==> design/flow/run.sh <==
#!/bin/bash
# the make line also repeats each setting of config.mk as NAME=value (left out here)
make -C /OpenROAD-flow-scripts/flow DESIGN_CONFIG=/design/flow/config.mk WORK_HOME=/design/flow/orfs CLKGATE_MAP_FILE= finish
==> design/flow/config.mk <==
export PLATFORM = sky130hd
export DESIGN_NAME = signalProcess
export DESIGN_NICKNAME = signalProcess
export VERILOG_FILES = /design/flow/design.v
export SDC_FILE = /design/flow/constraint.sdc
export NUM_CORES = 4
export LEC_CHECK = 0
export CAP_MARGIN = 20
export CORE_MARGIN = 2
export CORE_UTILIZATION = 70
export CTS_CLUSTER_SIZE = 13
export PLACE_DENSITY_LB_ADDON = 0.02
export SETUP_SLACK_MARGIN = 0.73
export SLEW_MARGIN = 20
==> design/flow/constraint.sdc <==
create_clock -name core_clock -period 2.52 [get_ports {clk}]
set_input_delay 0.5040 -clock core_clock [delete_from_list [all_inputs] [get_ports {clk}]]
set_output_delay 0.5040 -clock core_clock [all_outputs]
set_load 0.01 [all_outputs]
==> design/flow/design.v <==
`timescale 1ns / 1ps
module signalReceive(clk, rst, SCK, MOSI, byteReceived, dataByte, SSEL);
input clk;
input rst;
input SCK, SSEL, MOSI;
output byteReceived;
output [7:0] dataByte;
reg [2:0] bitcnt;
reg byte_received;   
reg [7:0] byte_data_received;
assign byteReceived = byte_received;
assign dataByte = byte_data_received;
reg [2:0] SCKr;  
reg [2:0] SSELr;  
reg [1:0] MOSIr; 
always @(posedge clk) 
begin
  if (rst)
    SCKr <= 3'b000;
  else
    SCKr <= {SCKr[1:0], SCK};
end
wire SCK_risingedge = (SCKr[2:1]==2'b01);   
wire SCK_fallingedge = (SCKr[2:1]==2'b10);   
always @(posedge clk) 
begin
  if (rst)
    SSELr <= 3'b111;
  else
    SSELr <= {SSELr[1:0], SSEL};
end
wire SSEL_active = ~SSELr[1];   
wire SSEL_startmessage = (SSELr[2:1]==2'b10);   
wire SSEL_endmessage = (SSELr[2:1]==2'b01);   
always @(posedge clk) 
begin
  MOSIr <= {MOSIr[0], MOSI};
end
wire MOSI_data = MOSIr[1];
always @(posedge clk)
begin
  if(rst)
  begin
    bitcnt <= 3'b000;
  end
  else if(~SSEL_active)
  begin
    bitcnt <= 3'b000;
  end
  else
  begin
    if(SCK_risingedge)
    begin
      bitcnt <= bitcnt + 3'b001;
      byte_data_received <= {byte_data_received[6:0], MOSI_data};
    end
  end
end
always @(posedge clk)
begin    
  if (rst)
    byte_received <= 1'b0;
  else
    byte_received <= SSEL_active && SCK_risingedge && (bitcnt==3'b111);
end 
endmodule
module sending(clk, rst, SCK, MISO, SSEL, data, signalReceived, byteSent);
input clk;
input rst;
input SCK;
output MISO;
input SSEL;
input [7:0] data;
input signalReceived;
output byteSent;
reg byte_sent;
assign byteSent = byte_sent;
reg [7:0] byte_data_sent;
reg byte_sent_2clk;
reg [2:0] cnt;
reg [2:0] SCKr;  
always @(posedge clk) 
begin
 if (rst)
   SCKr <= 3'b000;
 else
   SCKr <= {SCKr[1:0], SCK};
end
wire SCK_risingedge = (SCKr[2:1]==2'b01);   
wire SCK_fallingedge = (SCKr[2:1]==2'b10);   
reg [2:0] SSELr;  
always @(posedge clk) 
begin
  if (rst)
    SSELr <= 3'b111;
  else
    SSELr <= {SSELr[1:0], SSEL};
end
wire SSEL_active = ~SSELr[1];   
wire SSEL_startmessage = (SSELr[2:1]==2'b10);   
wire SSEL_endmessage = (SSELr[2:1]==2'b01);   
always @(posedge clk) 
begin
  if(rst)
  begin
    cnt <= 3'b000;
    byte_data_sent <= 8'h00;
  end
  else if(signalReceived)
  begin
    if(~SSEL_active) 
    begin
      cnt<=3'b000;   
    end
    else
    begin
      if(byte_sent_2clk)
      begin
        byte_data_sent <= data;
      end
      if(SCK_risingedge)
      begin
        cnt <= cnt + 3'b001;
        byte_data_sent <= {byte_data_sent[6:0], 1'b0};
      end
    end
  end
end
always @(posedge clk)
begin
  if(rst)
  begin
    byte_sent_2clk <= 1'b0;
    byte_sent <= 1'b0;
  end
  else if(signalReceived)
  begin
    if (byte_sent_2clk)
    begin
      byte_sent_2clk <= 1'b0;
    end
    if (byte_sent)
    begin
      byte_sent_2clk <= 1'b1;
      byte_sent <= SSEL_active && SCK_risingedge && (cnt==3'b111);
    end
    else
    begin
      byte_sent <= SSEL_active && SCK_risingedge && (cnt==3'b111);
    end
  end
end
assign MISO = byte_data_sent[7];   
endmodule
`timescale 1ns / 1ps
module signalProcess(clk, rst, SCK, MOSI, MISO, SSEL);
input clk;
input rst;
input SCK, SSEL, MOSI;
output MISO;
wire [7:0] dataByte;
wire [7:0] sendByte;
reg [7:0] compressedX [63:0];
reg [6:0] inputCounter;
wire byte_received;
reg signalReceived;
wire byteSent;
integer i;
integer j;
assign sendByte = compressedX[j[5:0]];
signalReceive srA(.clk(clk), .rst(rst), .SCK(SCK), .MOSI(MOSI), .byteReceived(byte_received), .dataByte(dataByte), .SSEL(SSEL));
always @(posedge clk)
begin 
  if(rst)
  begin
    i <= 0;
    inputCounter <= 7'b0000000;
  end
  else if(~signalReceived)
  begin
    if(byte_received)
    begin
      i <= i+1;
      inputCounter <= inputCounter + 7'b0000001; 
    end
  end
end
always @(posedge clk)
begin 
  if(~rst && ~signalReceived && byte_received && i >= 0 && i < 64)
    compressedX[i[5:0]] <= dataByte;
end
always @(posedge clk)
begin
  if(rst)
    signalReceived <= 1'b0;
  else
    signalReceived <= (inputCounter == 7'b1000000);
end
sending sB(.clk(clk), .rst(rst), .SCK(SCK), .MISO(MISO), .SSEL(SSEL), .data(sendByte), .signalReceived(signalReceived), .byteSent(byteSent));
always @(posedge clk)
begin
  if(rst)
    j <= -1;
  else if(signalReceived)
  begin
    if(byteSent)
    begin
      j <= j+1;
    end 
  end
end
endmodule
==> results of run 1 <==
==> per-stage QoR <==
step           hold WS [ns]  total power (µW)  instance area [µm²]  utilization [%]  setup slack, ns
6_report              0.339             18400                28600             87.4          -0.0101
5_1_grt               0.347             18800                28600             87.4          0.00325
4_1_cts               0.340             18300                28100             85.9            0.336
3_5_place_dp          0.317             10900                24800             75.8            0.175
3_3_place_gp          0.318             10800                24800             75.8            0.222
2_1_floorplan         0.310             10800                23600                -            0.399
==> final cells by class <==
type,instances,share of cell area [%]
clock buffer,78,5.27
clock inverter,20,0.372
inverter,11,0.144
multi-input combinational,641,23.5
sequential,596,60.2
tap,442,1.94
timing repair buffer,196,8.60
==> repair_timing <==
action	in CTS	in global routing
pin swaps	63	20
setup endpoints to repair	536	533
setup buffers	40	24
endpoints found under the hold margin	0	0
gates cloned	7	1
gates resized	259	47
==> routing by layer <==
metal / vias up / part of all wire [%] / track usage, %
met2: 1287 / 49 / 59.3
met5: - / 0 / 0
met4: 0 / 6.2 / 16.9
met3: 280 / 11 / 6.55
met1: 7026 / 33 / 49.6
li1: 5600 / - / -
==> impl_metrics.env, run 1 <==
# physical design summary
export IMPL_edf_count=520
export IMPL_finalHoldViolCount=0
export IMPL_slew_headroom_pct=40.9
export IMPL_fin_ws_ns=-0.0101
export IMPL_critPathMaxFanout=5
export IMPL_comb_power_uw=63.7
export IMPL_ff_type="edfxtp_1"
export IMPL_r2r_end="sB.byte_data_sent[3]"
export IMPL_warnings=33
export IMPL_startpoint_type="register"
export IMPL_worst_pin_slew_ns=0.881
export IMPL_worst_ep_required_time_ns=2.94
export IMPL_holdPathStages=0
export IMPL_path_cells="buf_12 > buf_12 > mux4_2 > mux2i_1 > o21ai_1 > a311oi_2 > buf_4 > a221oi_1"
export IMPL_path_delay_family="multiplexers"
export IMPL_fmax_ghz=0.395
export IMPL_ant_nets=0
export IMPL_power_frac_seq_pct=57.5
export IMPL_syn_nets=1331
export IMPL_path_depth=8
export IMPL_criticalPathCategory="reg2reg"
export IMPL_port_buffers=5
export IMPL_die_x_um=187
export IMPL_numCtsBuffers=56
export IMPL_routed_via_density=7.15
export IMPL_most_common_cell="edfxtp_1"
export IMPL_dp_hpwl_mm=32.4
export IMPL_grt_usage_pct=36.6
export IMPL_finClkSkew_ns=0.0265
export IMPL_cts_hold_buf=0
export IMPL_maxPowerGroup="registers"
export IMPL_fillers=1235
export IMPL_postSynthSeqShare_pct=73.3
export IMPL_areaGrowthSynthToFinish_pct=22.2
export IMPL_insertedDiodeCount=0
export IMPL_path_buffers=3
export IMPL_holdPathEnd="srA.MOSIr[1]"
export IMPL_core_area_um2=32700
export IMPL_ios=6
export IMPL_synthMuxAreaShare_pct=13.4
export IMPL_rows=66
export IMPL_htreeDepth=2
export IMPL_switching_share_pct=19.4
export IMPL_power_internal_uw=14800
export IMPL_hold_path_startpoint="srA.MOSIr[0]"
export IMPL_simple_gate_share_pct=7.10
export IMPL_regArea_um2=17200
export IMPL_compound_area_share_pct=2.69
export IMPL_r2r_slack_ns=-0.01
export IMPL_comb_area_um2=6720
export IMPL_final_cell_count_no_fill=1984
export IMPL_r2r_worst_path_cells=8
export IMPL_cp_data_arrival_time_ns=2.95
export IMPL_comb_power_share_pct=0.3
export IMPL_top_cells_by_count="520 x edfxtp_1, 131 x nor2_1, 126 x mux4_2"
export IMPL_maxCapViolations=0
export IMPL_clock_path_buffers=3
export IMPL_power_switching_uw=3570
export IMPL_crit_top_cell="buf_12"
export IMPL_synthCells=1317
export IMPL_grt_pass1_vias=14100
export IMPL_avgSynthCellArea_um2=17.8
export IMPL_status="finished with violations"
export IMPL_syn_area_um2=23400
export IMPL_p_seq_uw=10600
export IMPL_dp_cells=1814
export IMPL_antenna_found_initial=1
export IMPL_root_buffer="clkbuf_16"
export IMPL_die_y_um=187
export IMPL_finalSetupViolations=1
export IMPL_nets=1516
export IMPL_clk_latency_ns=0.59
export IMPL_via_count=14200
export IMPL_post_route_min_period_ns=2.53
export IMPL_ys_seq_elements=596
export IMPL_synthArstFlopShare_pct=0
export IMPL_grt_pass1_wl_mm=92.8
export IMPL_powerDensity_nw_per_um2=643
export IMPL_violatedChecks="negative setup slack"
export IMPL_leakagePower_uw=0.00952
export IMPL_wl_per_cell_um=32.8
export IMPL_cts_sinks=596
export IMPL_top_cell_area_share_pct=66.8
export IMPL_wirelength_mm=65.2
export IMPL_ys_warn_count=3
export IMPL_top_logic_kind="multiplexers"
export IMPL_yosysTopAreaCell="edfxtp_1"
export IMPL_hp_class="reg2reg"
export IMPL_grt_max_degree=76
export IMPL_grt_overflow=0
export IMPL_setup_tns_ns=-0.0101
export IMPL_clkPwrFrac_pct=42.2
export IMPL_rsz0062_at_grt="yes"
export IMPL_xor_share_pct=1.27
export IMPL_die_area_um2=34900
export IMPL_clkSlewWorstSetupHoldPaths_ns=0.06
export IMPL_cp_end_kind="register"
export IMPL_maxSlewViolCount=0
export IMPL_drt_pre_antenna_iters=5
export IMPL_fin_crit_sh_pct=100
export IMPL_max_stage_delay_ns=0.56
export IMPL_ir_drop_uv=663
export IMPL_cts_tree="done"
export IMPL_critPathSlowestCell="mux4_2"
export IMPL_fa_ha_area_share_pct=0.481
export IMPL_ys_cells=1317
export IMPL_endpoint="sB.byte_data_sent[3]"
export IMPL_powerClk_uw=7750
export IMPL_drc=0
export IMPL_fp_utilization_pct=71.5
export IMPL_drt_first_iter_violations=2352
export IMPL_place_congestion=0.850
export IMPL_synth_cell_type_count=54
export IMPL_top_cells_by_area="edfxtp_1 67%, mux4_2 12%, dfxtp_1 6.5%, nor2_1 2.1%, nand2_1 1.3%"
export IMPL_ys_chip_area_um2=23400
==> inputs of run 2 (changes only) <==
- CAP_MARGIN: 20 -> 25
- CELL_PAD_IN_SITES_GLOBAL_PLACEMENT: default -> 0
- CTS_CLUSTER_DIAMETER: default -> 89
- CTS_CLUSTER_SIZE: 13 -> 17
- GPL_ROUTABILITY_DRIVEN: default -> 1
- GPL_TIMING_DRIVEN: default -> 1
- MIN_ROUTING_LAYER: default -> met1
- PLACE_DENSITY_LB_ADDON: 0.02 -> default
- SETUP_SLACK_MARGIN: 0.73 -> 0.11
- clock period: 2.52 -> 2.55 ns (I/O delays scaled with it)
==> run 2 against run 1 <==
  * The run now finishes clean
  * Clock power fell by 21%
  * Area after synthesis is the same
  * Cell count fell by 3.3%
  * Sequential power about the same
  * Largest power group unchanged
  * Fmax is 7.2% higher
  * Critical path depth unchanged
  * First-iteration DRC count shrank 26%
  * Worst hold slack improved by 0.0058 ns
  * Core utilization decreased by 7.6 points
==> impl_metrics.env, run 2 <==
# physical design summary
export IMPL_critPathMaxFanout=8
export IMPL_grt_usage_pct=32.4
export IMPL_antenna_found_initial=0
export IMPL_most_common_cell="edfxtp_1"
export IMPL_top_cells_by_count="520 x edfxtp_1, 131 x nor2_1, 126 x mux4_2"
export IMPL_drt_pre_antenna_iters=5
export IMPL_regToRegStartpoint="i[24]"
export IMPL_path_cells="nor4_1 > nand4_1 > nor2_1 > buf_4 > nand4_1 > buf_4 > nor2_1 > buf_4"
export IMPL_clkSlewWorstSetupHoldPaths_ns=0.07
export IMPL_synthMuxAreaShare_pct=13.4
export IMPL_r2r_slack_ns=0.19
export IMPL_holdPathEnd="srA.MOSIr[1]"
export IMPL_power_internal_uw=13500
export IMPL_holdPathStages=0
export IMPL_root_buffer="clkbuf_16"
export IMPL_simple_gate_share_pct=7.10
export IMPL_cp_end_kind="register"
export IMPL_insertedDiodeCount=0
export IMPL_xor_share_pct=1.27
export IMPL_setup_tns_ns=0
export IMPL_criticalPathCategory="reg2reg"
export IMPL_ff_type="edfxtp_1"
export IMPL_compound_area_share_pct=2.69
export IMPL_grt_max_degree=76
export IMPL_report_power_total_uw=16600
export IMPL_post_route_min_period_ns=2.36
export IMPL_clk_latency_ns=0.55
export IMPL_avgSynthCellArea_um2=17.8
export IMPL_synthArstFlopShare_pct=0
export IMPL_hold_path_startpoint="srA.MOSIr[0]"
export IMPL_power_switching_uw=3110
export IMPL_finClkSkew_ns=0.0192
export IMPL_place_congestion=0.943
export IMPL_ys_chip_area_um2=23400
export IMPL_ys_cells=1317
export IMPL_max_stage_delay_ns=0.38
export IMPL_cp_data_arrival_time_ns=2.62
export IMPL_r2r_worst_path_cells=8
export IMPL_hp_class="reg2reg"
export IMPL_leakagePower_uw=0.00861
export IMPL_syn_nets=1331
export IMPL_comb_power_uw=56.2
export IMPL_cts_tree="done"
export IMPL_die_x_um=187
export IMPL_clock_path_buffers=3
export IMPL_clkPwrFrac_pct=36.9
export IMPL_cts_sinks=596
export IMPL_die_area_um2=34900
export IMPL_die_y_um=187
export IMPL_crit_start="i[24]"
export IMPL_top_cell_area_share_pct=66.8
export IMPL_maxCapViolations=0
export IMPL_p_seq_uw=10400
export IMPL_rows=66
export IMPL_syn_area_um2=23400
export IMPL_warnings=31
export IMPL_power_frac_seq_pct=62.8
export IMPL_fp_utilization_pct=71.5
export IMPL_wirelength_mm=54.8
export IMPL_dp_hpwl_mm=33.5
export IMPL_top_logic_kind="multiplexers"
export IMPL_grt_overflow=0
export IMPL_drt_first_iter_violations=1751
export IMPL_synth_cell_type_count=54
export IMPL_comb_power_share_pct=0.3
export IMPL_cts_hold_buf=0
export IMPL_maxPowerGroup="registers"
export IMPL_routed_via_density=6.75
export IMPL_finalSetupViolations=0
export IMPL_critPathSlowestCell="dfxtp_1"
export IMPL_port_buffers=5
export IMPL_fmax_ghz=0.424
export IMPL_endpoint="compressedX[43][3]"
export IMPL_grt_pass1_wl_mm=82.7
export IMPL_yosysTopAreaCell="edfxtp_1"
export IMPL_numCtsBuffers=41
export IMPL_powerClk_uw=6130
export IMPL_finalHoldViolCount=0
export IMPL_htreeDepth=2
export IMPL_ys_warn_count=3
export IMPL_startpoint_type="register"
export IMPL_nets=1460
export IMPL_crit_top_cell="buf_4"
export IMPL_status="timing/DRC/antenna clean"
export IMPL_ios=6
export IMPL_postSynthSeqShare_pct=73.3
export IMPL_top_cells_by_area="edfxtp_1 67%, mux4_2 12%, dfxtp_1 6.5%, nor2_1 2.1%, nand2_1 1.3%"
export IMPL_ys_seq_elements=596
export IMPL_worst_pin_slew_ns=0.893
export IMPL_fin_crit_sh_pct=92.6
export IMPL_ant_nets=0
export IMPL_slew_headroom_pct=40.4
export IMPL_ir_drop_uv=856
export IMPL_switching_share_pct=18.7
export IMPL_worst_ep_required_time_ns=2.81
export IMPL_wl_per_cell_um=28.6
export IMPL_fa_ha_area_share_pct=0.481
export IMPL_drc=0
export IMPL_maxSlewViolCount=0
export IMPL_grt_pass1_vias=13100
export IMPL_powerDensity_nw_per_um2=637
export IMPL_areaGrowthSynthToFinish_pct=11.5
export IMPL_path_delay_family="simple AND/OR/NAND/NOR gates"
export IMPL_core_area_um2=32700
export IMPL_edf_count=520
export IMPL_path_buffers=3
export IMPL_synthCells=1317
export IMPL_path_depth=8
export IMPL_r2r_end="compressedX[43][3]"
export IMPL_via_count=13000
export IMPL_rsz0062_at_grt="no"
-- run 2: metal layers --
layer  share of wire, %  track usage, %  wire [µm]
met4                3.9            11.4       2120
met5                  0               0          0
met1                 37            45.6      20100
met2                 49            52.7      27000
met3                 10            5.42       5520
-- run 2: repair_timing --
| action | 4_1_cts | 5_1_grt |
|---|---|---|
| setup buffers | 2 | 8 |
| resized | 0 | 2 |
| endpoints found under the setup margin | 8 | 15 |
-- run 2: area by class of cell --
| type | instances | area [µm²] |
|---|---|---|
| timing repair buffer | 155 | 1330 |
| clock buffer | 71 | 1140 |
| multi-input combinational | 641 | 5850 |
| inverter | 11 | 41.3 |
| fill | 1730 | 6610 |
| sequential | 596 | 17100 |
| clock inverter | 3 | 33.8 |
| tap | 442 | 553 |
-- run 2: stage by stage --
step | util (%) | cell area, µm² | cells | worst slack [ns] | hold WS [ns]
finish | 79.8 | 26100 | 1919 | 0.190 | 0.345
detailed placement | 75.7 | 24800 | 1835 | 0.0470 | 0.315
global route | 79.8 | 26100 | 1919 | 0.101 | 0.361
global placement | 75.7 | 24800 | 1835 | 0.0397 | 0.319
floorplan | - | 23400 | 1317 | 0.307 | 0.310
CTS | 79.5 | 26000 | 1911 | 0.126 | 0.347
==> inputs of run 3 (changes only) <==
- ABC_AREA: default -> 1
- CAP_MARGIN: 25 -> 30
- CELL_PAD_IN_SITES_GLOBAL_PLACEMENT: 0 -> default
- CORE_MARGIN: 2 -> 3
- CORE_UTILIZATION: 70 -> 16
- CTS_CLUSTER_DIAMETER: 89 -> default
- CTS_CLUSTER_SIZE: 17 -> default
- GPL_ROUTABILITY_DRIVEN: 1 -> default
- GPL_TIMING_DRIVEN: 1 -> default
- MIN_ROUTING_LAYER: met1 -> default
- SETUP_SLACK_MARGIN: 0.11 -> 0.17
- TNS_END_PERCENT: default -> 100
- clock period: 2.55 -> 3.1 ns (I/O delays scaled with it)
==> run 3 against run 2 <==
  * Still clean on timing, DRC and antenna
  * Cell count is 120% higher
  * Wire length is 12% higher
  * Die area went up to 4.5 times the previous value
  * Clock-buffer cell count is 5 higher
  * Sequential share of layout area is 6.2 points lower
  * Synthesized cell count is 66% higher
  * Sequential cell count stayed put
  * Largest cell class unchanged
==> impl_metrics.env, run 3 <==
# physical design summary
export IMPL_place_ws_ns=0.253
export IMPL_comb_power_uw=49.5
export IMPL_clk_latency_ns=0.64
export IMPL_powerClk_uw=7080
export IMPL_simple_gate_share_pct=24.2
export IMPL_xor_share_pct=0.506
export IMPL_fa_ha_area_share_pct=0.465
export IMPL_worst_pin_slew_ns=0.946
export IMPL_grt_overflow=0
export IMPL_path_buffers=2
export IMPL_maxPowerGroup="registers"
export IMPL_ant_nets=0
export IMPL_top_logic_kind="simple AND/OR/NAND/NOR gates"
export IMPL_slew_headroom_pct=36.9
export IMPL_report_power_total_uw=15700
export IMPL_htreeDepth=2
export IMPL_root_buffer="clkbuf_16"
export IMPL_grt_usage_pct=7.58
export IMPL_r2r_worst_path_cells=7
export IMPL_critPathSlowestCell="nor2_1"
export IMPL_grt_pass1_vias=15800
export IMPL_ys_seq_elements=596
export IMPL_powerDensity_nw_per_um2=546
export IMPL_fin_area_um2=28800
export IMPL_crit_start="i[17]"
export IMPL_synth_cell_type_count=35
export IMPL_criticalPathCategory="reg2reg"
export IMPL_dp_hpwl_mm=36.2
export IMPL_cp_data_arrival_time_ns=2.90
export IMPL_max_stage_delay_ns=0.49
export IMPL_p_seq_uw=8600
export IMPL_fillers=16300
export IMPL_dp_cells=4150
export IMPL_path_depth=7
export IMPL_worst_ep_required_time_ns=3.37
export IMPL_grt_max_degree=129
export IMPL_r2r_end="compressedX[33][4]"
export IMPL_regToRegStartpoint="i[17]"
export IMPL_power_internal_uw=12700
export IMPL_comb_area_um2=6380
export IMPL_numCtsBuffers=60
export IMPL_postSynthSeqShare_pct=70.7
export IMPL_core_area_um2=150000
export IMPL_post_route_min_period_ns=2.64
export IMPL_rsz0062_at_grt="no"
export IMPL_path_cells="nor4_1 > nand4_1 > nor2_1 > buf_4 > nand3_1 > buf_4 > nor2_1"
export IMPL_nets=2211
export IMPL_hp_class="reg2reg"
export IMPL_holdPathEnd="srA.MOSIr[1]"
export IMPL_ir_drop_uv=391
export IMPL_post_cts_buffers=0
export IMPL_endpoint="compressedX[33][4]"
export IMPL_clkSlewWorstSetupHoldPaths_ns=0.06
export IMPL_port_buffers=5
export IMPL_cts_hold_buf=0
export IMPL_grt_pass1_wl_mm=93.6
export IMPL_ios=6
export IMPL_synthArstFlopShare_pct=0
export IMPL_wirelength_mm=61.1
export IMPL_compound_area_share_pct=1.19
export IMPL_ys_cells=2190
export IMPL_setup_tns_ns=0
export IMPL_warnings=33
export IMPL_power_switching_uw=3040
export IMPL_die_y_um=395
export IMPL_ys_warn_count=3
export IMPL_r2r_slack_ns=0.46
export IMPL_cp_end_kind="register"
export IMPL_fin_ws_ns=0.464
export IMPL_clock_path_buffers=3
export IMPL_most_common_cell="nand2_1"
export IMPL_rows=142
export IMPL_finClkSkew_ns=0.0252
export IMPL_dpl_cell_area_um2=26900
export IMPL_hold_path_startpoint="srA.MOSIr[0]"
export IMPL_startpoint_type="register"
export IMPL_syn_area_um2=24200
export IMPL_cts_tree="done"
export IMPL_drc=0
export IMPL_clkPwrFrac_pct=45.0
export IMPL_top_cells_by_area="edfxtp_1 64%, nand2_1 10%, nand3_1 10%, dfxtp_1 6.3%, nor2_1 2.1%"
export IMPL_via_count=16000
export IMPL_yosysTopAreaCell="edfxtp_1"
export IMPL_cts_resized_gates=0
export IMPL_fp_utilization_pct=16.1
export IMPL_final_cell_count_no_fill=4259
export IMPL_path_delay_family="simple AND/OR/NAND/NOR gates"
export IMPL_leakagePower_uw=0.00958
export IMPL_drt_pre_antenna_iters=5
export IMPL_comb_power_share_pct=0.3
export IMPL_fin_crit_sh_pct=85.0
export IMPL_insertedDiodeCount=0
export IMPL_areaGrowthSynthToFinish_pct=18.9
export IMPL_die_x_um=395
export IMPL_maxCapViolations=0
export IMPL_status="timing/DRC/antenna clean"
export IMPL_critPathMaxFanout=8
export IMPL_finalHoldViolCount=0
export IMPL_ys_chip_area_um2=24200
export IMPL_edf_count=520
export IMPL_finalSetupViolations=0
export IMPL_maxSlewViolCount=0
export IMPL_place_congestion=0.819
export IMPL_drt_first_iter_violations=1717
export IMPL_syn_nets=2204
export IMPL_cts_sinks=596
export IMPL_avgSynthCellArea_um2=11.1
export IMPL_die_area_um2=156000
export IMPL_synthMuxAreaShare_pct=0
export IMPL_switching_share_pct=19.3
export IMPL_regArea_um2=17100
export IMPL_wl_per_cell_um=14.3
export IMPL_fmax_ghz=0.379
export IMPL_holdPathStages=0
export IMPL_ff_type="edfxtp_1"
export IMPL_synthCells=2190
export IMPL_power_frac_seq_pct=54.7
export IMPL_antenna_found_initial=0
export IMPL_top_cells_by_count="664 x nand2_1, 520 x edfxtp_1, 488 x nand3_1"
export IMPL_routed_via_density=3.76
export IMPL_top_cell_area_share_pct=64.4
[run 3: stage by stage]
stage	hold WS, ns	util (%)
2_1_floorplan	0.310	-
3_3_place_gp	0.315	17.9
3_5_place_dp	0.329	17.9
4_1_cts	0.343	19.2
5_1_grt	0.350	19.2
6_report	0.342	19.2
[run 3: layer usage]
metal  part of all wire [%]  vias up  global-route usage, %  wire (µm)
li1                       -     7641                      -          -
met1                     44     7721                   10.4      27000
met2                     46      548                   12.3      28400
met3                    6.9      112                   1.33       4240
met4                    2.5        0                   1.97       1520
met5                      0        -                      0          0
[run 3: area by class of cell]
cell class / count / share of cell area (%)
Sequential cell: 596 / 59.5
Multi-Input combinational cell: 1421 / 22.1
Tap cell: 2016 / 8.76
Clock buffer: 76 / 5.46
Timing Repair Buffer: 64 / 2.20
Clock inverter: 32 / 1.19
Inverter: 54 / 0.734
==> inputs of run 4 (changes only) <==
- ABC_AREA: 1 -> default
- CAP_MARGIN: 30 -> 15
- CELL_PAD_IN_SITES_DETAIL_PLACEMENT: default -> 0
- CORE_MARGIN: 3 -> 6
- CORE_UTILIZATION: 16 -> 40
- CTS_CLUSTER_SIZE: default -> 35
- SETUP_SLACK_MARGIN: 0.17 -> default
- TNS_END_PERCENT: 100 -> default
- clock period: 3.1 -> 10.0 ns (I/O delays scaled with it)
==> run 4 against run 3 <==
  * Wire length shrank 5.5%
  * Synthesized cell count is 40% lower
  * Power is 68% lower
  * Core utilization increased by 26 points
  * Register-to-register slack gained 5.9 ns
  * Area after synthesis is 3.5% lower
  * Largest cell class unchanged
==> impl_metrics.env, run 4 <==
# physical design summary
export IMPL_finalHoldViolCount=0
export IMPL_fa_ha_area_share_pct=0.481
export IMPL_top_cells_by_area="edfxtp_1 67%, mux4_2 12%, dfxtp_1 6.5%, nor2_1 2.1%, nand2_1 1.3%"
export IMPL_antenna_found_initial=0
export IMPL_ys_chip_area_um2=23400
export IMPL_core_area_um2=57700
export IMPL_syn_area_um2=23400
export IMPL_insertedDiodeCount=0
export IMPL_routed_via_density=5.77
export IMPL_ios=6
export IMPL_regToRegStartpoint="i[10]"
export IMPL_fp_utilization_pct=40.5
export IMPL_die_y_um=254
export IMPL_compound_area_share_pct=2.69
export IMPL_worst_ep_required_time_ns=10.25
export IMPL_most_common_cell="edfxtp_1"
export IMPL_post_cts_buffers=0
export IMPL_holdPathStages=0
export IMPL_die_area_um2=64400
export IMPL_fmax_ghz=0.217
export IMPL_hp_class="reg2reg"
export IMPL_clkPwrFrac_pct=47.2
export IMPL_power_switching_uw=971
export IMPL_path_buffers=1
export IMPL_grt_pass1_wl_mm=85.1
export IMPL_via_count=12400
export IMPL_regArea_um2=17100
export IMPL_grt_pass1_vias=12400
export IMPL_cts_resized_gates=0
export IMPL_ir_drop_uv=137
export IMPL_drt_pre_antenna_iters=5
export IMPL_ff_type="edfxtp_1"
export IMPL_maxCapViolations=0
export IMPL_crit_start="rst"
export IMPL_synthArstFlopShare_pct=0
export IMPL_drc=0
export IMPL_max_stage_delay_ns=0.89
export IMPL_critPathMaxFanout=23
export IMPL_warnings=29
export IMPL_maxSlewViolCount=0
export IMPL_grt_usage_pct=17.9
export IMPL_startpoint_type="primary input"
export IMPL_hold_path_startpoint="srA.MOSIr[0]"
export IMPL_areaGrowthSynthToFinish_pct=12.4
export IMPL_rsz0062_at_grt="no"
export IMPL_setup_tns_ns=0
export IMPL_finalSetupViolations=0
export IMPL_htreeDepth=2
export IMPL_avgSynthCellArea_um2=17.8
export IMPL_synthMuxAreaShare_pct=13.4
export IMPL_slew_headroom_pct=33.0
export IMPL_drt_first_iter_violations=1339
export IMPL_cts_sinks=596
export IMPL_yosysTopAreaCell="edfxtp_1"
export IMPL_post_route_util_pct=45.6
export IMPL_powerDensity_nw_per_um2=193
export IMPL_ys_cells=1317
export IMPL_port_buffers=5
export IMPL_rows=88
export IMPL_power_frac_seq_pct=52.5
export IMPL_comb_power_uw=13.9
export IMPL_path_cells="buf_2 > nor4_1 > nand4_1 > nor2_1 > nand4_1 > nor2_1"
export IMPL_ant_nets=0
export IMPL_finClkSkew_ns=0.0253
export IMPL_status="timing/DRC/antenna clean"
export IMPL_clk_latency_ns=0.62
export IMPL_p_seq_uw=2670
export IMPL_worst_pin_slew_ns=1.00
export IMPL_top_cell_area_share_pct=66.8
export IMPL_root_buffer="clkbuf_16"
export IMPL_wl_per_cell_um=26.9
export IMPL_wirelength_mm=57.8
export IMPL_ys_seq_elements=596
export IMPL_path_delay_family="simple AND/OR/NAND/NOR gates"
export IMPL_fin_hold_ws_ns=0.330
export IMPL_nets=1347
export IMPL_cts_tree="done"
export IMPL_cp_end_kind="register"
export IMPL_switching_share_pct=19.1
export IMPL_endpoint="compressedX[38][0]"
export IMPL_clock_path_buffers=3
export IMPL_fin_crit_sh_pct=46.0
export IMPL_critPathSlowestCell="nor2_1"
export IMPL_fillers=4900
export IMPL_maxPowerGroup="registers"
export IMPL_leakagePower_uw=0.00837
export IMPL_r2r_end="compressedX[38][0]"
export IMPL_place_congestion=0.817
export IMPL_grt_max_degree=66
export IMPL_criticalPathCategory="in2reg"
export IMPL_numCtsBuffers=59
export IMPL_path_depth=6
export IMPL_report_power_total_uw=5080
export IMPL_comb_area_um2=5840
export IMPL_synth_cell_type_count=54
export IMPL_holdPathEnd="srA.MOSIr[1]"
export IMPL_ys_warn_count=3
export IMPL_power_internal_uw=4110
export IMPL_powerClk_uw=2400
export IMPL_top_logic_kind="multiplexers"
export IMPL_post_route_min_period_ns=4.60
export IMPL_r2r_worst_path_cells=5
export IMPL_comb_power_share_pct=0.3
export IMPL_synthCells=1317
export IMPL_simple_gate_share_pct=7.10
export IMPL_top_cells_by_count="520 x edfxtp_1, 131 x nor2_1, 126 x mux4_2"
export IMPL_grt_overflow=0
export IMPL_clkSlewWorstSetupHoldPaths_ns=0.06
export IMPL_cts_hold_buf=0
export IMPL_cp_data_arrival_time_ns=4.85
export IMPL_xor_share_pct=1.27
export IMPL_die_x_um=254
export IMPL_postSynthSeqShare_pct=73.3
export IMPL_r2r_slack_ns=6.35
export IMPL_edf_count=520
export IMPL_syn_nets=1331
export IMPL_dp_hpwl_mm=33.8
==> run 4: area by class of cell <==
type                       count  share of cell area, %
inverter                      11                  0.157
clock buffer                  67                   5.96
sequential                   596                   65.2
multi-input combinational    641                   22.2
clock inverter                45                   2.08
tap                          765                   3.64
timing repair buffer          24                  0.761
==> run 4: metal layers <==
metal | routed length, µm | part of all wire (%) | vias to the layer above | GRT usage, %
met5 | 0 | 0 | - | 0
met4 | 1970 | 3.4 | 0 | 5.93
met3 | 4750 | 8.2 | 130 | 4.17
met2 | 27300 | 47 | 571 | 27.9
met1 | 23800 | 41 | 6433 | 25.0
li1 | - | - | 5267 | -
==> run 4: through the flow <==
step | std cells | cell area (µm²) | worst slack, ns
after floorplan | 1317 | 23400 | 6.31
after detailed placement | 2036 | 24200 | 4.84
after global routing | 2149 | 26300 | 5.25
after CTS | 2148 | 26300 | 5.49
final | 2149 | 26300 | 5.40
after global placement | 2036 | 24200 | 4.89
==> inputs of run 5 (changes only) <==
- CAP_MARGIN: 15 -> 20
- CELL_PAD_IN_SITES_DETAIL_PLACEMENT: 0 -> default
- CORE_MARGIN: 6 -> 2
- CORE_UTILIZATION: 40 -> 70
- CTS_CLUSTER_SIZE: 35 -> default
- clock period: 10.0 -> 3.15 ns (I/O delays scaled with it)
==> run 5 against run 4 <==
  * Still clean on timing, DRC and antenna
  * Clock skew down 0.0056 ns
  * Area after synthesis stayed put
  * Worst setup slack worse by 5.2 ns
  * Non-clock buffer count is 96 higher
  * Clock-buffer cell count is 9 higher
  * Worst hold slack improved by 0.011 ns
  * Core utilization increased by 35 points
  * Wire length is 5.0% lower
  * Sequential cell count unchanged
  * Synthesized cell count unchanged
  * First-iteration DRC count grew 41%
  * Final area up 0.12%
  * Critical path type is now reg2reg
  * Largest cell class unchanged
==> impl_metrics.env, run 5 <==
# physical design summary
export IMPL_fillers=1657
export IMPL_maxCapViolations=0
export IMPL_wl_per_cell_um=28.7
export IMPL_endpoint="compressedX[16][0]"
export IMPL_grt_usage_pct=32.6
export IMPL_clock_path_buffers=3
export IMPL_regToRegStartpoint="i[10]"
export IMPL_maxSlewViolCount=0
export IMPL_finalHoldViolCount=0
export IMPL_cts_sinks=596
export IMPL_ys_seq_elements=596
export IMPL_fin_hold_ws_ns=0.341
export IMPL_crit_start="i[10]"
export IMPL_ys_cells=1317
export IMPL_port_buffers=5
export IMPL_drc=0
export IMPL_root_buffer="clkbuf_16"
export IMPL_critPathSlowestCell="nor2_1"
export IMPL_path_buffers=2
export IMPL_comb_power_uw=44.3
export IMPL_grt_overflow=0
export IMPL_slew_headroom_pct=35.7
export IMPL_switching_share_pct=19.4
export IMPL_rows=66
export IMPL_power_internal_uw=12100
export IMPL_ff_type="edfxtp_1"
export IMPL_leakagePower_uw=0.00871
export IMPL_routed_via_density=6.75
export IMPL_warnings=31
export IMPL_drt_first_iter_violations=1892
export IMPL_cp_data_arrival_time_ns=3.24
export IMPL_ios=6
export IMPL_powerDensity_nw_per_um2=571
export IMPL_power_frac_seq_pct=56.3
export IMPL_r2r_end="compressedX[16][0]"
export IMPL_clk_latency_ns=0.62
export IMPL_path_delay_family="simple AND/OR/NAND/NOR gates"
export IMPL_drt_pre_antenna_iters=5
export IMPL_maxPowerGroup="registers"
export IMPL_hp_class="reg2reg"
export IMPL_worst_ep_required_time_ns=3.46
export IMPL_place_congestion=0.942
export IMPL_xor_share_pct=1.27
export IMPL_post_cts_buffers=0
export IMPL_htreeDepth=2
export IMPL_grt_max_degree=76
export IMPL_cp_end_kind="register"
export IMPL_setup_tns_ns=0
export IMPL_power_switching_uw=2920
export IMPL_path_depth=7
export IMPL_top_cells_by_area="edfxtp_1 67%, mux4_2 12%, dfxtp_1 6.5%, nor2_1 2.1%, nand2_1 1.3%"
export IMPL_areaGrowthSynthToFinish_pct=12.6
export IMPL_via_count=12900
export IMPL_numCtsBuffers=57
export IMPL_holdPathStages=0
export IMPL_ys_chip_area_um2=23400
export IMPL_path_cells="nor4_1 > nand4_1 > nor2_1 > nand3_1 > buf_4 > nor2_1 > buf_4"
export IMPL_regArea_um2=17100
export IMPL_ant_nets=0
export IMPL_cts_tree="done"
export IMPL_fa_ha_area_share_pct=0.481
export IMPL_finalSetupViolations=0
export IMPL_fp_utilization_pct=71.5
export IMPL_startpoint_type="register"
export IMPL_r2r_worst_path_cells=7
export IMPL_yosysTopAreaCell="edfxtp_1"
export IMPL_holdPathEnd="srA.MOSIr[1]"
export IMPL_cts_resized_gates=0
export IMPL_hold_path_startpoint="srA.MOSIr[0]"
export IMPL_avgSynthCellArea_um2=17.8
export IMPL_antenna_found_initial=1
export IMPL_comb_area_um2=5840
export IMPL_cts_hold_buf=0
export IMPL_ys_warn_count=3
export IMPL_status="timing/DRC/antenna clean"
export IMPL_comb_power_share_pct=0.3
export IMPL_synthCells=1317
export IMPL_dp_hpwl_mm=32.9
export IMPL_finClkSkew_ns=0.0197
export IMPL_compound_area_share_pct=2.69
export IMPL_top_cell_area_share_pct=66.8
export IMPL_simple_gate_share_pct=7.10
export IMPL_worst_pin_slew_ns=0.965
export IMPL_fmax_ghz=0.341
export IMPL_clkPwrFrac_pct=43.4
export IMPL_grt_pass1_wl_mm=83.2
export IMPL_p_seq_uw=8470
export IMPL_post_route_min_period_ns=2.93
export IMPL_ir_drop_uv=529
export IMPL_die_area_um2=34900
export IMPL_powerClk_uw=6530
export IMPL_nets=1441
export IMPL_die_y_um=187
export IMPL_postSynthSeqShare_pct=73.3
export IMPL_top_logic_kind="multiplexers"
export IMPL_synth_cell_type_count=54
export IMPL_grt_pass1_vias=12900
export IMPL_r2r_slack_ns=0.22
export IMPL_fin_crit_sh_pct=93.0
export IMPL_core_area_um2=32700
export IMPL_most_common_cell="edfxtp_1"
export IMPL_wirelength_mm=54.8
export IMPL_clkSlewWorstSetupHoldPaths_ns=0.06
export IMPL_rsz0062_at_grt="no"
export IMPL_die_x_um=187
export IMPL_top_cells_by_count="520 x edfxtp_1, 131 x nor2_1, 126 x mux4_2"
export IMPL_edf_count=520
export IMPL_critPathMaxFanout=8
export IMPL_criticalPathCategory="reg2reg"
export IMPL_synthMuxAreaShare_pct=13.4
export IMPL_max_stage_delay_ns=0.50
export IMPL_synthArstFlopShare_pct=0
export IMPL_syn_nets=1331
export IMPL_syn_area_um2=23400
## run 5: routing by layer
metal	up-vias	track usage [%]	share of wire (%)
met5	-	0	0
met4	0	11.2	3.1
li1	5451	-	-
met1	6580	46.6	38
met3	102	6.13	9.8
met2	780	51.9	49
## run 5: cell type report
cell class | count | share of cell area, %
Multi-Input combinational cell | 641 | 22.2
Inverter | 11 | 0.157
Tap cell | 442 | 2.10
Timing Repair Buffer | 120 | 3.69
Antenna cell | 1 | 0.00950
Clock buffer | 76 | 5.92
Sequential cell | 596 | 65.1
Clock inverter | 27 | 0.832
## run 5: through the flow
| stage | cells | setup WS, ns | utilization [%] | total power (µW) | cell area (µm²) |
|---|---|---|---|---|---|
| floorplan | 1317 | 0.826 | - | 8660 | 23400 |
| global route | 1913 | 0.155 | 80.5 | 15400 | 26300 |
| global placement | 1810 | 0.231 | 75.1 | 8680 | 24600 |
| detailed placement | 1810 | 0.132 | 75.1 | 8680 | 24600 |
| finish | 1914 | 0.221 | 80.5 | 15000 | 26300 |
| CTS | 1913 | 0.352 | 80.5 | 15100 | 26300 |
==> inputs of run 6 (changes only) <==
- CORE_UTILIZATION: 70 -> 72
- CTS_CLUSTER_DIAMETER: default -> 27
- CTS_CLUSTER_SIZE: default -> 13
- PLACE_DENSITY_LB_ADDON: default -> 0.26
- SETUP_SLACK_MARGIN: default -> 0.35
- clock period: 3.15 -> 2.52 ns (I/O delays scaled with it)
==> run 6 against run 5 <==
  * The run now fails in clock tree synthesis (4_1_cts)
  * Area after synthesis is the same
  * Die area shrank 2.7%
  * Synthesized cell count is the same
==> impl_metrics.env, run 6 <==
# physical design summary
export IMPL_fa_ha_area_share_pct=0.481
export IMPL_die_y_um=184
export IMPL_synthMuxAreaShare_pct=13.4
export IMPL_port_buffers=5
export IMPL_status="stopped before the end"
export IMPL_ios=6
export IMPL_synthCells=1317
export IMPL_synth_cell_type_count=54
export IMPL_top_cells_by_count="520 x edfxtp_1, 131 x nor2_1, 126 x mux4_2"
export IMPL_simple_gate_share_pct=7.10
export IMPL_top_logic_kind="multiplexers"
export IMPL_failing_step="clock tree synthesis (4_1_cts)"
export IMPL_most_common_cell="edfxtp_1"
export IMPL_synthArstFlopShare_pct=0
export IMPL_syn_area_um2=23400
export IMPL_top_cell_area_share_pct=66.8
export IMPL_avgSynthCellArea_um2=17.8
export IMPL_ys_cells=1317
export IMPL_ys_chip_area_um2=23400
export IMPL_xor_share_pct=1.27
export IMPL_dp_hpwl_mm=32.5
export IMPL_postSynthSeqShare_pct=73.3
export IMPL_core_area_um2=31800
export IMPL_edf_count=520
export IMPL_ys_warn_count=3
export IMPL_rows=65
export IMPL_ys_seq_elements=596
export IMPL_top_cells_by_area="edfxtp_1 67%, mux4_2 12%, dfxtp_1 6.5%, nor2_1 2.1%, nand2_1 1.3%"
export IMPL_fp_utilization_pct=73.6
export IMPL_ff_type="edfxtp_1"
export IMPL_die_x_um=184
export IMPL_error="[ERROR DPL-0033] detailed placement checks failed during check placement."
export IMPL_place_congestion=0.904
export IMPL_die_area_um2=33900
export IMPL_syn_nets=1331
export IMPL_yosysTopAreaCell="edfxtp_1"
export IMPL_compound_area_share_pct=2.69
run 6: metrics by stage:
stage               utilization, %  instances  area [µm²]  setup slack [ns]
floorplan                        -       1317       23400             0.277
global placement              78.0       1830       24800            0.0361
detailed placement            78.0       1830       24800            0.0332
==> inputs of run 7 (changes only) <==
- ABC_AREA: default -> 1
- CAP_MARGIN: 20 -> 15
- CORE_MARGIN: 2 -> 3
- CORE_UTILIZATION: 72 -> 40
- CTS_CLUSTER_DIAMETER: 27 -> default
- CTS_CLUSTER_SIZE: 13 -> default
- PLACE_DENSITY_LB_ADDON: 0.26 -> default
- SETUP_SLACK_MARGIN: 0.35 -> default
- TNS_END_PERCENT: default -> 5
- clock period: 2.52 -> 3.1 ns (I/O delays scaled with it)
==> run 7 against run 6 <==
  * Now clean on timing, DRC and antenna
  * Die area is 87% higher
  * Area after synthesis up 3.6%
  * Synthesized cell count grew 66%
==> impl_metrics.env, run 7 <==
# physical design summary
export IMPL_fa_ha_area_share_pct=0.465
export IMPL_comb_power_uw=50.0
export IMPL_comb_power_share_pct=0.3
export IMPL_syn_nets=2204
export IMPL_grt_util_met3_pct=2.85
export IMPL_powerDensity_nw_per_um2=585
export IMPL_cts_tree="done"
export IMPL_switching_share_pct=19.0
export IMPL_ff_type="edfxtp_1"
export IMPL_simple_gate_share_pct=24.2
export IMPL_max_stage_delay_ns=0.57
export IMPL_endpoint="compressedX[52][2]"
export IMPL_insertedDiodeCount=0
export IMPL_fp_utilization_pct=40.8
export IMPL_fin_area_um2=27200
export IMPL_power_frac_seq_pct=54.0
export IMPL_clkSlewWorstSetupHoldPaths_ns=0.06
export IMPL_post_cts_buffers=0
export IMPL_grt_pass1_vias=15700
export IMPL_ys_warn_count=3
export IMPL_path_delay_family="simple AND/OR/NAND/NOR gates"
export IMPL_rsz0062_at_grt="no"
export IMPL_fin_crit_sh_pct=91.0
export IMPL_synthCells=2190
export IMPL_core_area_um2=59500
export IMPL_power_internal_uw=12900
export IMPL_drt_first_iter_violations=1379
export IMPL_cts_hold_buf=0
export IMPL_syn_area_um2=24200
export IMPL_cts_sinks=596
export IMPL_p_seq_uw=8600
export IMPL_root_buffer="clkbuf_16"
export IMPL_dp_hpwl_mm=34.9
export IMPL_setup_tns_ns=0
export IMPL_edf_count=520
export IMPL_ys_cells=2190
export IMPL_top_cells_by_count="664 x nand2_1, 520 x edfxtp_1, 488 x nand3_1"
export IMPL_crit_start="i[17]"
export IMPL_place_congestion=0.862
export IMPL_fillers=5434
export IMPL_routed_via_density=5.37
export IMPL_powerClk_uw=7280
export IMPL_port_buffers=5
export IMPL_dpl_cell_area_um2=25200
export IMPL_crit_top_cell="nor2_1"
export IMPL_rows=89
export IMPL_worst_pin_slew_ns=0.964
export IMPL_worst_ep_required_time_ns=3.33
export IMPL_path_depth=6
export IMPL_warnings=33
export IMPL_report_power_total_uw=15900
export IMPL_wl_per_cell_um=20.1
export IMPL_clock_path_buffers=3
export IMPL_drt_pre_antenna_iters=5
export IMPL_met2_usage_pct=31.2
export IMPL_finalHoldViolCount=0
export IMPL_post_route_util_pct=45.8
export IMPL_maxCapViolations=0
export IMPL_startpoint_type="register"
export IMPL_grt_max_degree=145
export IMPL_leakagePower_uw=0.00955
export IMPL_grt_overflow=0
export IMPL_top_cell_area_share_pct=64.4
export IMPL_wirelength_mm=60.3
export IMPL_r2r_end="compressedX[52][2]"
export IMPL_synth_cell_type_count=35
export IMPL_ys_chip_area_um2=24200
export IMPL_slew_headroom_pct=35.8
export IMPL_grt_pass1_wl_mm=92.0
export IMPL_critPathSlowestCell="nor2_1"
export IMPL_antenna_found_initial=0
export IMPL_die_area_um2=63600
export IMPL_path_buffers=1
export IMPL_r2r_worst_path_cells=6
export IMPL_cp_data_arrival_time_ns=3.05
export IMPL_clk_latency_ns=0.62
export IMPL_ant_nets=0
export IMPL_htreeDepth=2
export IMPL_postSynthSeqShare_pct=70.7
export IMPL_top_cells_by_area="edfxtp_1 64%, nand2_1 10%, nand3_1 10%, dfxtp_1 6.3%, nor2_1 2.1%"
export IMPL_criticalPathCategory="reg2reg"
export IMPL_maxPowerGroup="registers"
export IMPL_top_usage_layer="met2"
export IMPL_die_y_um=252
export IMPL_r2r_slack_ns=0.28
export IMPL_synthMuxAreaShare_pct=0
export IMPL_path_cells="nor4_1 > nand4_1 > nor2_1 > nand3_1 > buf_4 > nor2_1"
export IMPL_ir_drop_uv=478
export IMPL_fmax_ghz=0.355
export IMPL_finalSetupViolations=0
export IMPL_maxSlewViolCount=0
export IMPL_hold_path_startpoint="srA.MOSIr[0]"
export IMPL_die_x_um=252
export IMPL_nets=2196
export IMPL_drc=0
export IMPL_compound_area_share_pct=1.19
export IMPL_grt_usage_pct=18.9
export IMPL_via_count=16200
export IMPL_ys_seq_elements=596
export IMPL_ios=6
export IMPL_post_route_min_period_ns=2.82
export IMPL_hp_class="reg2reg"
export IMPL_synthArstFlopShare_pct=0
export IMPL_yosysTopAreaCell="edfxtp_1"
export IMPL_top_logic_kind="simple AND/OR/NAND/NOR gates"
export IMPL_cts_resized_gates=0
export IMPL_holdPathEnd="srA.MOSIr[1]"
export IMPL_finClkSkew_ns=0.0238
export IMPL_grtUsageMet1_pct=25.8
export IMPL_most_common_cell="nand2_1"
export IMPL_regToRegStartpoint="i[17]"
export IMPL_numCtsBuffers=61
export IMPL_areaGrowthSynthToFinish_pct=12.3
export IMPL_dp_cells=2892
export IMPL_holdPathStages=0
export IMPL_critPathMaxFanout=8
export IMPL_power_switching_uw=3030
export IMPL_xor_share_pct=0.506
export IMPL_final_cell_count_no_fill=3008
export IMPL_clkPwrFrac_pct=45.7
export IMPL_status="timing/DRC/antenna clean"
export IMPL_avgSynthCellArea_um2=11.1
export IMPL_cp_end_kind="register"
[run 7: layer usage]
layer	vias up	wire, µm
li1	7622	-
met1	7825	25800
met2	592	28700
met3	115	4110
met4	0	1740
met5	-	0
[run 7: area by class of cell]
class	instances	area, µm²	share of cell area, %
Sequential cell	596	17100	63.0
Multi-Input combinational cell	1421	6380	23.4
Clock buffer	84	1690	6.19
Timing Repair Buffer	48	531	1.95
Tap cell	773	967	3.55
Clock inverter	32	310	1.14
Inverter	54	211	0.777
[run 7: through the flow]
step | hold WS, ns | setup WS [ns]
floorplan | 0.310 | 0.706
global placement | 0.314 | 0.250
detailed placement | 0.327 | 0.214
CTS | 0.339 | 0.399
global route | 0.338 | 0.195
finish | 0.332 | 0.280
==> inputs of run 8 (changes only) <==
- CAP_MARGIN: 15 -> 20
- CORE_ASPECT_RATIO: default -> 1.79
- CORE_MARGIN: 3 -> 2
- CORE_UTILIZATION: 40 -> 31
- CTS_CLUSTER_DIAMETER: default -> 171
- HOLD_SLACK_MARGIN: default -> -0.01
- MIN_ROUTING_LAYER: default -> met1
- PLACE_DENSITY: default -> 0.37
- SETUP_SLACK_MARGIN: default -> 0.66
- TNS_END_PERCENT: 5 -> default
- clock period: 3.1 -> 3.53 ns (I/O delays scaled with it)
==> run 8 against run 7 <==
  * Largest cell class unchanged
  * Sequential cell count is the same
  * Critical path type unchanged
  * Sequential share of layout area shrank 0.38 points
  * Highest routed layer unchanged
  * Still clean on timing, DRC and antenna
  * Cell count grew 8.3%
  * Largest power group unchanged
  * Non-clock buffer count shrank 3
==> impl_metrics.env, run 8 <==
# physical design summary
export IMPL_worst_pin_slew_ns=1.04
export IMPL_top_cell_area_share_pct=64.4
export IMPL_ff_type="edfxtp_1"
export IMPL_finalHoldViolCount=0
export IMPL_finClkSkew_ns=0.0167
export IMPL_power_internal_uw=10900
export IMPL_ys_warn_count=3
export IMPL_grtUsageMet1_pct=20.7
export IMPL_fp_utilization_pct=31.2
export IMPL_met2_usage_pct=36.9
export IMPL_synth_cell_type_count=35
export IMPL_power_switching_uw=2670
export IMPL_die_x_um=213
export IMPL_warnings=35
export IMPL_crit_start="i[17]"
export IMPL_areaGrowthSynthToFinish_pct=13.0
export IMPL_via_count=16000
export IMPL_p_seq_uw=7550
export IMPL_comb_power_share_pct=0.3
export IMPL_final_cell_count_no_fill=3258
export IMPL_hold_path_startpoint="srA.MOSIr[0]"
export IMPL_xor_share_pct=0.506
export IMPL_maxPowerGroup="registers"
export IMPL_power_frac_seq_pct=55.8
export IMPL_r2r_slack_ns=0.83
export IMPL_cts_sinks=596
export IMPL_r2r_worst_path_cells=6
export IMPL_leakagePower_uw=0.00941
export IMPL_top_cells_by_area="edfxtp_1 64%, nand2_1 10%, nand3_1 10%, dfxtp_1 6.3%, nor2_1 2.1%"
export IMPL_regToRegStartpoint="i[17]"
export IMPL_rsz0062_at_grt="yes"
export IMPL_synthCells=2190
export IMPL_drt_pre_antenna_iters=5
export IMPL_rows=137
export IMPL_post_route_min_period_ns=2.70
export IMPL_post_cts_buffers=0
export IMPL_insertedDiodeCount=0
export IMPL_postSynthSeqShare_pct=70.7
export IMPL_wl_per_cell_um=23.5
export IMPL_holdPathStages=0
export IMPL_path_delay_family="simple AND/OR/NAND/NOR gates"
export IMPL_path_buffers=1
export IMPL_die_y_um=378
export IMPL_place_ws_ns=0.403
export IMPL_edf_count=520
export IMPL_antenna_found_initial=0
export IMPL_port_buffers=5
export IMPL_fillers=7769
export IMPL_cts_tree="done"
export IMPL_grt_pass1_vias=16900
export IMPL_clock_path_buffers=3
export IMPL_place_congestion=0.823
export IMPL_max_stage_delay_ns=0.57
export IMPL_drt_first_iter_violations=1022
export IMPL_compound_area_share_pct=1.19
export IMPL_dp_hpwl_mm=47.1
export IMPL_path_cells="nor4_1 > nand4_1 > nor2_2 > nand3_1 > buf_4 > nor2_1"
export IMPL_r2r_end="compressedX[52][3]"
export IMPL_clkPwrFrac_pct=43.9
export IMPL_wirelength_mm=76.5
export IMPL_numCtsBuffers=54
export IMPL_setup_tns_ns=0
export IMPL_most_common_cell="nand2_1"
export IMPL_path_depth=6
export IMPL_startpoint_type="register"
export IMPL_grt_max_degree=198
export IMPL_slew_headroom_pct=30.6
export IMPL_criticalPathCategory="reg2reg"
export IMPL_cts_hold_buf=0
export IMPL_nets=2186
export IMPL_core_area_um2=77700
export IMPL_synthMuxAreaShare_pct=0
export IMPL_ys_chip_area_um2=24200
export IMPL_fin_hold_ws_ns=0.333
export IMPL_drc=0
export IMPL_grt_overflow=0
export IMPL_powerDensity_nw_per_um2=494
export IMPL_critPathSlowestCell="nor2_1"
export IMPL_grt_pass1_wl_mm=110
export IMPL_ir_drop_uv=394
export IMPL_ant_nets=0
export IMPL_cp_end_kind="register"
export IMPL_maxCapViolations=0
export IMPL_routed_via_density=4.90
export IMPL_top_cells_by_count="664 x nand2_1, 520 x edfxtp_1, 488 x nand3_1"
export IMPL_ys_cells=2190
export IMPL_fmax_ghz=0.371
export IMPL_critPathMaxFanout=8
export IMPL_holdPathEnd="srA.MOSIr[1]"
export IMPL_powerClk_uw=5940
export IMPL_ios=6
export IMPL_simple_gate_share_pct=24.2
export IMPL_avgSynthCellArea_um2=11.1
export IMPL_htreeDepth=2
export IMPL_clk_latency_ns=0.62
export IMPL_dp_cells=3158
export IMPL_grt_util_met3_pct=1.96
export IMPL_clkSlewWorstSetupHoldPaths_ns=0.07
export IMPL_ys_seq_elements=596
export IMPL_worst_ep_required_time_ns=3.79
export IMPL_switching_share_pct=19.7
export IMPL_fin_ws_ns=0.834
export IMPL_cp_data_arrival_time_ns=2.95
export IMPL_endpoint="compressedX[52][3]"
export IMPL_root_buffer="clkbuf_16"
export IMPL_top_usage_layer="met2"
export IMPL_grt_usage_pct=19.3
export IMPL_yosysTopAreaCell="edfxtp_1"
export IMPL_fa_ha_area_share_pct=0.465
export IMPL_top_logic_kind="simple AND/OR/NAND/NOR gates"
export IMPL_status="timing/DRC/antenna clean"
export IMPL_comb_power_uw=47.3
export IMPL_fin_crit_sh_pct=76.4
export IMPL_die_area_um2=80500
export IMPL_syn_area_um2=24200
export IMPL_synthArstFlopShare_pct=0
export IMPL_syn_nets=2204
export IMPL_maxSlewViolCount=0
export IMPL_finalSetupViolations=0
export IMPL_hp_class="reg2reg"
[run 8: cell type report]
cell class / count / area, µm² / share of cell area (%)
clock buffers: 68 / 1470 / 5.36
clock inverters: 32 / 288 / 1.05
inverters: 54 / 211 / 0.772
multi-input cells: 1421 / 6460 / 23.6
flip-flops and latches: 596 / 17100 / 62.6
well taps: 1042 / 1300 / 4.76
repair buffers: 45 / 520 / 1.90
[run 8: per-stage QoR]
| step | util, % | instance area (µm²) | power (µW) |
|---|---|---|---|
| after floorplan | - | 24200 | 7730 |
| after global placement | 32.9 | 25600 | 7750 |
| after detailed placement | 32.9 | 25600 | 7750 |
| after CTS | 35.2 | 27300 | 13700 |
| after global routing | 35.3 | 27400 | 13900 |
| final | 35.3 | 27400 | 13500 |
[run 8: per-layer routing]
layer  part of all wire (%)  routed length, µm
met1                     37              28600
met2                     55              42400
met3                    2.5               1920
met4                    4.6               3550
met5                      0                  0
[run 8: what timing repair did]
action	CTS	global route
setup endpoints to repair	46	496
endpoints found under the hold margin	0	0
gates resized	4	26
==> inputs of run 9 (changes only) <==
- ABC_AREA: 1 -> default
- CAP_MARGIN: 20 -> 0
- CORE_ASPECT_RATIO: 1.79 -> default
- CORE_UTILIZATION: 31 -> 72
- CTS_CLUSTER_DIAMETER: 171 -> 305
- CTS_CLUSTER_SIZE: default -> 13
- HOLD_SLACK_MARGIN: -0.01 -> 0.29
- MIN_ROUTING_LAYER: met1 -> default
- PLACE_DENSITY: 0.37 -> default
- PLACE_DENSITY_LB_ADDON: default -> 0.15
- SETUP_SLACK_MARGIN: 0.66 -> 0.34
- SLEW_MARGIN: 20 -> 40
- clock period: 3.53 -> 2.52 ns (I/O delays scaled with it)
==> run 9 against run 8 <==
  * Synthesized cell count decreased by 40%
  * Die area decreased by 58%
  * Worst hold slack improved by 0.019 ns
  * Clock power increased by 21%
  * Sequential power increased by about 40%
==> impl_metrics.env, run 9 <==
# physical design summary
export IMPL_maxPowerGroup="registers"
export IMPL_path_buffers=3
export IMPL_dp_cells=1824
export IMPL_fin_crit_sh_pct=89.3
export IMPL_powerClk_uw=7180
export IMPL_ir_drop_uv=844
export IMPL_cp_data_arrival_time_ns=2.71
export IMPL_most_common_cell="edfxtp_1"
export IMPL_crit_top_cell="buf_12"
export IMPL_max_stage_delay_ns=0.37
export IMPL_warnings=33
export IMPL_critPathMaxFanout=7
export IMPL_holdPathEnd="srA.MOSIr[1]"
export IMPL_comb_power_uw=59.4
export IMPL_ys_warn_count=3
export IMPL_root_buffer="clkbuf_16"
export IMPL_power_internal_uw=14400
export IMPL_maxCapViolations=0
export IMPL_grt_overflow=0
export IMPL_ant_nets=0
export IMPL_comb_power_share_pct=0.3
export IMPL_worst_ep_required_time_ns=2.98
export IMPL_edf_count=520
export IMPL_die_area_um2=33900
export IMPL_fa_ha_area_share_pct=0.481
export IMPL_r2r_end="sB.byte_data_sent[3]"
export IMPL_via_count=13500
export IMPL_critPathSlowestCell="dfxtp_4"
export IMPL_die_y_um=184
export IMPL_top_cells_by_count="520 x edfxtp_1, 131 x nor2_1, 126 x mux4_2"
export IMPL_postSynthSeqShare_pct=73.3
export IMPL_grt_max_degree=76
export IMPL_drt_first_iter_violations=1859
export IMPL_power_frac_seq_pct=59.4
export IMPL_ios=6
export IMPL_grt_pass1_vias=13400
export IMPL_worst_pin_slew_ns=0.843
export IMPL_cts_sinks=596
export IMPL_maxSlewViolCount=0
export IMPL_cts_hold_buf=0
export IMPL_finalHoldViolCount=0
export IMPL_routed_via_density=7.01
export IMPL_nets=1476
export IMPL_avgSynthCellArea_um2=17.8
export IMPL_leakagePower_uw=0.00888
export IMPL_port_buffers=5
export IMPL_holdPathStages=0
export IMPL_power_switching_uw=3410
export IMPL_numCtsBuffers=51
export IMPL_die_x_um=184
export IMPL_ff_type="edfxtp_1"
export IMPL_fmax_ghz=0.444
export IMPL_ys_seq_elements=596
export IMPL_hold_path_startpoint="srA.MOSIr[0]"
export IMPL_syn_nets=1331
export IMPL_rsz0062_at_grt="yes"
export IMPL_synthCells=1317
export IMPL_xor_share_pct=1.27
export IMPL_switching_share_pct=19.1
export IMPL_post_route_min_period_ns=2.25
export IMPL_final_cell_count_no_fill=1929
export IMPL_cp_end_kind="register"
export IMPL_startpoint_type="register"
export IMPL_status="timing/DRC/antenna clean"
export IMPL_top_logic_kind="multiplexers"
export IMPL_grt_pass1_wl_mm=84.5
export IMPL_finalSetupViolations=0
export IMPL_areaGrowthSynthToFinish_pct=14.8
export IMPL_r2r_worst_path_cells=8
export IMPL_syn_area_um2=23400
export IMPL_path_cells="buf_12 > buf_16 > buf_12 > mux4_2 > nor2_1 > a311o_1 > a221o_1 > a221oi_1"
export IMPL_setup_tns_ns=0
export IMPL_top_cell_area_share_pct=66.8
export IMPL_place_congestion=0.857
export IMPL_core_area_um2=31800
export IMPL_hp_class="reg2reg"
export IMPL_finClkSkew_ns=0.0145
export IMPL_path_delay_family="AND-OR/OR-AND gates"
export IMPL_endpoint="sB.byte_data_sent[3]"
export IMPL_grt_usage_pct=34.7
export IMPL_ys_chip_area_um2=23400
export IMPL_powerDensity_nw_per_um2=663
export IMPL_slew_headroom_pct=43.8
export IMPL_yosysTopAreaCell="edfxtp_1"
export IMPL_htreeDepth=2
export IMPL_insertedDiodeCount=0
export IMPL_wirelength_mm=58.0
export IMPL_synthMuxAreaShare_pct=13.4
export IMPL_synth_cell_type_count=54
export IMPL_clk_latency_ns=0.57
export IMPL_top_cells_by_area="edfxtp_1 67%, mux4_2 12%, dfxtp_1 6.5%, nor2_1 2.1%, nand2_1 1.3%"
export IMPL_fillers=1346
export IMPL_criticalPathCategory="reg2reg"
export IMPL_synthArstFlopShare_pct=0
export IMPL_antenna_found_initial=0
export IMPL_wl_per_cell_um=30.1
export IMPL_p_seq_uw=10600
export IMPL_clock_path_buffers=3
export IMPL_rows=65
export IMPL_compound_area_share_pct=2.69
export IMPL_drt_pre_antenna_iters=6
export IMPL_dp_hpwl_mm=32.3
export IMPL_path_depth=8
export IMPL_drc=0
export IMPL_cts_tree="done"
export IMPL_r2r_slack_ns=0.27
export IMPL_fp_utilization_pct=73.6
export IMPL_clkSlewWorstSetupHoldPaths_ns=0.07
export IMPL_simple_gate_share_pct=7.10
export IMPL_clkPwrFrac_pct=40.3
export IMPL_ys_cells=1317
## run 9: metal layers
layer / routed length (µm) / up-vias / share of wire, % / global-route usage (%)
met3: 6920 / 175 / 12 / 7.69
met2: 28100 / 1062 / 49 / 54.7
met4: 2380 / 0 / 4.1 / 13.5
li1: - / 5510 / - / -
met5: 0 / - / 0 / 0
met1: 20600 / 6778 / 35 / 48.5
## run 9: metrics by stage
| step | cell area, µm² | hold WS [ns] | setup slack (ns) | util, % | power [µW] |
|---|---|---|---|---|---|
| final | 26900 | 0.352 | 0.269 | 84.5 | 17800 |
| after floorplan | 23400 | 0.310 | 0.277 | - | 10800 |
| after detailed placement | 24800 | 0.333 | 0.0924 | 77.9 | 10800 |
| after CTS | 26400 | 0.354 | 0.311 | 83.1 | 17800 |
| after global routing | 26900 | 0.348 | 0.210 | 84.5 | 18200 |
| after global placement | 24800 | 0.310 | 0.122 | 77.9 | 10800 |
## run 9: area by class of cell
cell class / count / area [µm²] / area share [%]
Clock inverter: 3 / 28.8 / 0.107
Sequential cell: 596 / 17200 / 63.9
Timing Repair Buffer: 161 / 1590 / 5.93
Inverter: 11 / 41.3 / 0.154
Multi-Input combinational cell: 641 / 6080 / 22.6
Clock buffer: 82 / 1410 / 5.26
Tap cell: 435 / 544 / 2.03
## run 9: timing repair
| item | CTS | global route |
|---|---|---|
| buffers inserted | 9 | 7 |
| gates resized | 13 | 78 |
| setup endpoints to repair | 503 | 499 |
| cloned | 0 | 4 |
| pin swaps | 6 | 11 |
Power is estimated from default activity; no workload was simulated.
